==> build 58: inputs <==
==> flow/design.v <==
`timescale 1ns/1ps
module axi_fifo #(
    parameter WIDTH     = 32,
    parameter DEPTH     = 16,
    parameter PTR_WIDTH = 4    
)(
    input  logic             clk,
    input  logic             resetn, 
    input  logic             push,
    input  logic [WIDTH-1:0] fifo_wdata,
    input  logic             pop,
    output wire  [WIDTH-1:0] fifo_rdata,
    output wire              fifo_full,
    output wire              fifo_empty
);
logic [WIDTH-1:0]   mem [DEPTH-1:0];
logic [PTR_WIDTH:0] wptr;
logic [PTR_WIDTH:0] rptr;
wire [PTR_WIDTH:0] fill_level;
wire               wrap;
always @(posedge clk) begin
    if (push && (!fifo_full)) begin
        mem[wptr[PTR_WIDTH-1:0]] <= fifo_wdata;
    end
end
always @(posedge clk or negedge resetn) begin
    if (!resetn) begin
        wptr <= {PTR_WIDTH+1{1'b0}};
    end else if (push && (!fifo_full)) begin
        wptr <= wptr + {{(PTR_WIDTH){1'b0}}, 1'b1};
    end
end
always @(posedge clk or negedge resetn) begin
    if (!resetn) begin
        rptr <= {PTR_WIDTH+1{1'b0}};
    end else if (pop && (!fifo_empty)) begin
        rptr <= rptr + {{(PTR_WIDTH){1'b0}}, 1'b1};
    end
end
assign wrap = wptr[PTR_WIDTH] ^ rptr[PTR_WIDTH];
assign fill_level = {wrap, wptr[PTR_WIDTH-1:0]} - {1'b0, rptr[PTR_WIDTH-1:0]};
assign fifo_full = (fill_level == DEPTH);
assign fifo_empty = (fill_level == {PTR_WIDTH+1{1'b0}});
assign fifo_rdata = mem[rptr[PTR_WIDTH-1:0]];
endmodule
`timescale 1ns/1ps
module axi4_dut 
   (
    input wire ACLK,
    input wire ARESETn,
    input wire [4-1:0] MEM_AWID,
    input wire [32-1:0] MEM_AWADDR,
    input wire [8-1:0] MEM_AWLEN,
    input wire [3-1:0] MEM_AWSIZE,
    input wire [2-1:0] MEM_AWBURST,
    input wire [1-1:0] MEM_AWLOCK,
    input wire [4-1:0] MEM_AWCACHE,
    input wire [3-1:0] MEM_AWPROT,
    input wire [4-1:0] MEM_AWQOS,
    input wire MEM_AWVALID,
    output wire MEM_AWREADY,
    input wire [32-1:0] MEM_WDATA,
    input wire [(32/8)-1:0] MEM_WSTRB,
    input wire MEM_WLAST,
    input wire MEM_WVALID,
    output wire MEM_WREADY,
    output wire [4-1:0] MEM_BID,
    output wire [2-1:0] MEM_BRESP,
    output wire MEM_BVALID,
    input wire MEM_BREADY,
    input wire [4-1:0] MEM_ARID,
    input wire [32-1:0] MEM_ARADDR,
    input wire [8-1:0] MEM_ARLEN,
    input wire [3-1:0] MEM_ARSIZE,
    input wire [2-1:0] MEM_ARBURST,
    input wire [1-1:0] MEM_ARLOCK,
    input wire [4-1:0] MEM_ARCACHE,
    input wire [3-1:0] MEM_ARPROT,
    input wire [4-1:0] MEM_ARQOS,
    input wire MEM_ARVALID,
    output wire MEM_ARREADY,
    output wire [4-1:0] MEM_RID,
    output wire [32-1:0] MEM_RDATA,
    output wire [2-1:0] MEM_RRESP,
    output wire MEM_RLAST,
    output wire MEM_RVALID,
    input wire MEM_RREADY
);
reg [32-1:0] reg_bank [0:32-1];
wire	aw_push;
wire	aw_pop;
wire	w_push;
wire	w_pop;
wire	ar_push;
wire	ar_pop;
wire	r_push;
wire	r_pop;
wire	b_push;
wire	b_pop;
wire	aw_fifo_full;
wire	aw_fifo_empty;
wire	w_fifo_full;
wire	w_fifo_empty;
wire	ar_fifo_full;
wire	ar_fifo_empty;
wire	r_fifo_full;
wire	r_fifo_empty;
wire	b_fifo_full;
wire	b_fifo_empty;
wire [(32 + 8 + 3 + 2 + 4 + 3 + 1 + 4 +  4 + 7  )-1:0] aw_fifo_wdata;
wire [(32 + 8 + 3 + 2 + 4 + 3 + 1 + 4 +  4 + 7  )-1:0] aw_fifo_rdata;
wire [( 32 + 8 + 3 + 2 + 4 + 3 +1 +4 +4 + 7 )-1:0] ar_fifo_wdata;
wire [( 32 + 8 + 3 + 2 + 4 + 3 +1 +4 +4 + 7 )-1:0] ar_fifo_rdata;
wire [(1 + (32/8) + 32 )-1:0]  w_fifo_wdata;
wire [(1 + (32/8) + 32 )-1:0]  w_fifo_rdata;
wire [( 32 + 2 + 4 + 2 )-1:0]  r_fifo_rdata;
wire [(2 + 4 )-1:0]  b_fifo_wdata;
wire [(2 + 4 )-1:0]  b_fifo_rdata;
reg [( 32 + 2 + 4 + 2 )-1:0] r_fifo_wdata;
reg [2-1:0] bresp_int;  
axi_fifo #(
    .WIDTH((32 + 8 + 3 + 2 + 4 + 3 + 1 + 4 +  4 + 7  )),
    .DEPTH(16),
    .PTR_WIDTH(4)
) aw_fifo (
    .clk(ACLK),
    .resetn(ARESETn),
    .push(aw_push),
    .fifo_wdata(aw_fifo_wdata),
    .pop(aw_pop),
    .fifo_rdata(aw_fifo_rdata),
    .fifo_full(aw_fifo_full),
    .fifo_empty(aw_fifo_empty)
);
assign aw_push = MEM_AWVALID && MEM_AWREADY && !aw_fifo_full;
assign MEM_AWREADY = !aw_fifo_full;
assign aw_pop = !aw_fifo_empty && !w_fifo_empty && !b_fifo_full;
assign aw_fifo_wdata = {MEM_AWID, MEM_AWADDR, MEM_AWLEN, {{1'b0}, MEM_AWSIZE}, {{2'b00}, MEM_AWBURST}, MEM_AWCACHE, {{1'b0}, MEM_AWPROT}, {{3'b000}, MEM_AWLOCK}, MEM_AWQOS};  
axi_fifo #(
    .WIDTH((1 + (32/8) + 32 )),
    .DEPTH(16),
    .PTR_WIDTH(4)
) w_fifo (
    .clk(ACLK),
    .resetn(ARESETn),
    .push(w_push),
    .fifo_wdata(w_fifo_wdata),
    .pop(w_pop),
    .fifo_rdata(w_fifo_rdata),
    .fifo_full(w_fifo_full),
    .fifo_empty(w_fifo_empty)
);
assign w_push = MEM_WVALID && MEM_WREADY && !w_fifo_full;
assign MEM_WREADY = !w_fifo_full;
assign w_pop = !w_fifo_empty && aw_pop;
assign w_fifo_wdata = {MEM_WLAST, MEM_WSTRB, MEM_WDATA};
axi_fifo #(
    .WIDTH((2 + 4 )),
    .DEPTH(16),
    .PTR_WIDTH(4)
) b_fifo (
    .clk(ACLK),
    .resetn(ARESETn),
    .push(b_push),
    .fifo_wdata(b_fifo_wdata),
    .pop(b_pop),
    .fifo_rdata(b_fifo_rdata),
    .fifo_full(b_fifo_full),
    .fifo_empty(b_fifo_empty)
);
assign b_push = w_pop && !b_fifo_full && aw_pop;
assign b_pop = MEM_BREADY && MEM_BVALID;
assign MEM_BVALID = !b_fifo_empty;
assign MEM_BID = b_fifo_rdata[(2 + 4 )-1:(2 + 4 )-4];
assign MEM_BRESP = b_fifo_rdata[(2 + 4 )-4-1:0];
assign b_fifo_wdata = {aw_fifo_rdata[(32 + 8 + 3 + 2 + 4 + 3 + 1 + 4 +  4 + 7  )-1:(32 + 8 + 3 + 2 + 4 + 3 + 1 + 4 +  4 + 7  )-4], bresp_int};
axi_fifo #(
    .WIDTH(( 32 + 8 + 3 + 2 + 4 + 3 +1 +4 +4 + 7 )),
    .DEPTH(16),
    .PTR_WIDTH(4)
) ar_fifo (
    .clk(ACLK),
    .resetn(ARESETn),
    .push(ar_push),
    .fifo_wdata(ar_fifo_wdata),
    .pop(ar_pop),
    .fifo_rdata(ar_fifo_rdata),
    .fifo_full(ar_fifo_full),
    .fifo_empty(ar_fifo_empty)
);
assign ar_push = MEM_ARVALID && MEM_ARREADY && !ar_fifo_full;  
assign MEM_ARREADY = !ar_fifo_full;
assign ar_pop = !ar_fifo_empty && !r_fifo_full;
assign ar_fifo_wdata = {MEM_ARID, MEM_ARADDR, MEM_ARLEN, {{1'b0}, MEM_ARSIZE}, {{2'b00}, MEM_ARBURST}, MEM_ARCACHE, {{1'b0}, MEM_ARPROT}, {{3'b000}, MEM_ARLOCK}, MEM_ARQOS};
axi_fifo #(
    .WIDTH(( 32 + 2 + 4 + 2 )),
    .DEPTH(16),
    .PTR_WIDTH(4)
) r_fifo (
    .clk(ACLK),
    .resetn(ARESETn),
    .push(r_push),
    .fifo_wdata(r_fifo_wdata),
    .pop(r_pop),
    .fifo_rdata(r_fifo_rdata),
    .fifo_full(r_fifo_full),
    .fifo_empty(r_fifo_empty)
);
assign r_push = ar_pop && !r_fifo_full;
assign r_pop = MEM_RREADY && MEM_RVALID;
assign MEM_RVALID = !r_fifo_empty;
assign MEM_RID = r_fifo_rdata[( 32 + 2 + 4 + 2 )-1:2+2+32];
assign MEM_RDATA = r_fifo_rdata[32-1:0];
assign MEM_RRESP = r_fifo_rdata[2+2+32-1:32];
assign MEM_RLAST = 1'b1;
always @(posedge ACLK or negedge ARESETn) begin
    if (!ARESETn) begin
        integer i;
        for (i = 0; i < 32; i = i + 1) begin
            reg_bank[i] <= {32{1'b0}};
        end
    end else begin
        if (aw_pop && w_pop) begin
            if (aw_fifo_rdata[(32 + 8 + 3 + 2 + 4 + 3 + 1 + 4 +  4 + 7  )-5:32] >= 32'h00000000 && aw_fifo_rdata[(32 + 8 + 3 + 2 + 4 + 3 + 1 + 4 +  4 + 7  )-5:32] <= 32'h0000001F) begin
                reg_bank[aw_fifo_rdata[(32 + 8 + 3 + 2 + 4 + 3 + 1 + 4 +  4 + 7  )-5:32]] <= w_fifo_rdata[32-1:0];
            end
        end
    end
end
always @(*) begin
    bresp_int = 2'b00;
    if (aw_pop && w_pop) begin
        if (aw_fifo_rdata[(32 + 8 + 3 + 2 + 4 + 3 + 1 + 4 +  4 + 7  )-5:32] >= 32'h00000000 && aw_fifo_rdata[(32 + 8 + 3 + 2 + 4 + 3 + 1 + 4 +  4 + 7  )-5:32] <= 32'h0000001F) begin
            bresp_int = 2'b00;  
        end else begin
            bresp_int = 2'b11;  
        end
    end
end
always @(*) begin
    r_fifo_wdata = {( 32 + 2 + 4 + 2 ){1'b0}};
    if (!ARESETn) begin
        r_fifo_wdata = {( 32 + 2 + 4 + 2 ){1'b0}};
    end else begin
        if (ar_pop) begin
            if (ar_fifo_rdata[( 32 + 8 + 3 + 2 + 4 + 3 +1 +4 +4 + 7 )-5:32] >= 32'h00000000 && ar_fifo_rdata[( 32 + 8 + 3 + 2 + 4 + 3 +1 +4 +4 + 7 )-5:32] <= 32'h0000001F) begin
                r_fifo_wdata = {ar_fifo_rdata[( 32 + 8 + 3 + 2 + 4 + 3 +1 +4 +4 + 7 )-1:( 32 + 8 + 3 + 2 + 4 + 3 +1 +4 +4 + 7 )-4], {{2'b00}, 2'b00}, reg_bank[ar_fifo_rdata[( 32 + 8 + 3 + 2 + 4 + 3 +1 +4 +4 + 7 )-5:32]]};
            end else begin
                r_fifo_wdata = {ar_fifo_rdata[( 32 + 8 + 3 + 2 + 4 + 3 +1 +4 +4 + 7 )-1:( 32 + 8 + 3 + 2 + 4 + 3 +1 +4 +4 + 7 )-4], {{2'b00}, 2'b11}, {32{1'b0}}};  
            end
        end
    end
end
endmodule
==> flow/run.sh <==
#!/bin/bash
# the make line also repeats each setting of config.mk as NAME=value (left out here)
make -C /OpenROAD-flow-scripts/flow DESIGN_CONFIG=/design/flow/config.mk WORK_HOME=/design/flow/orfs CLKGATE_MAP_FILE= finish
==> flow/config.mk <==
export PLATFORM = sky130hd
export DESIGN_NAME = axi4_dut
export DESIGN_NICKNAME = axi4_dut
export VERILOG_FILES = /design/flow/design.v
export SDC_FILE = /design/flow/constraint.sdc
export NUM_CORES = 4
export LEC_CHECK = 0
export ABC_AREA = 1
export CAP_MARGIN = 20
export CELL_PAD_IN_SITES_DETAIL_PLACEMENT = 1
export CELL_PAD_IN_SITES_GLOBAL_PLACEMENT = 2
export CORE_MARGIN = 2
export CORE_UTILIZATION = 36
export GPL_TIMING_DRIVEN = 0
export PLACE_DENSITY = 0.6
export SETUP_SLACK_MARGIN = 0.85
export SLEW_MARGIN = 20
export TNS_END_PERCENT = 15
==> flow/constraint.sdc <==
create_clock -name core_clock -period 10.0 [get_ports {ACLK}]
set_input_delay 2.0000 -clock core_clock [delete_from_list [all_inputs] [get_ports {ACLK}]]
set_output_delay 2.0000 -clock core_clock [all_outputs]
set_load 0.01 [all_outputs]
==> build 30: changes against build 58 <==
--- a/flow/config.mk
+++ b/flow/config.mk
@@ -8,3 +8,3 @@
 export ABC_AREA = 1
-export CAP_MARGIN = 20
+export CAP_MARGIN = 15
 export CELL_PAD_IN_SITES_DETAIL_PLACEMENT = 1
@@ -13,3 +13,4 @@
 export CORE_UTILIZATION = 36
-export GPL_TIMING_DRIVEN = 0
+export CTS_CLUSTER_SIZE = 97
+export GPL_TIMING_DRIVEN = 1
 export PLACE_DENSITY = 0.6
@@ -17,2 +18,2 @@
 export SLEW_MARGIN = 20
-export TNS_END_PERCENT = 15
+export TNS_END_PERCENT = 40
==> flow/constraint.sdc (replaced) <==
create_clock -name core_clock -period 6.54 [get_ports {ACLK}]
set_input_delay 1.3080 -clock core_clock [delete_from_list [all_inputs] [get_ports {ACLK}]]
set_output_delay 1.3080 -clock core_clock [all_outputs]
set_load 0.01 [all_outputs]
==> flow_summary.yaml <==
# synthesis and place-and-route metrics
drt:
  wl_met1_mm: 294
run_status:
  status: "finished clean"
final_layout:
  final_nets: 14253
  post-route-util_pct: 42.4
sta:
  timing.fmax_mhz: 119
the above is filed under build 58

==> flow_summary.yaml <==
# synthesis and place-and-route metrics
run_status:
  status: "finished clean"
sta:
  timing.fmax_mhz: 181
  hold_viol: 0
drt:
  wl_met1_mm: 244
power_and_ir_drop:
  swShare_pct: 46.0
final_layout:
  final_nets: 13436
worst_setup_path:
  r2r-start: "ar_fifo.rptr[2]$_DFFE_PN0P_"
the above is filed under build 30

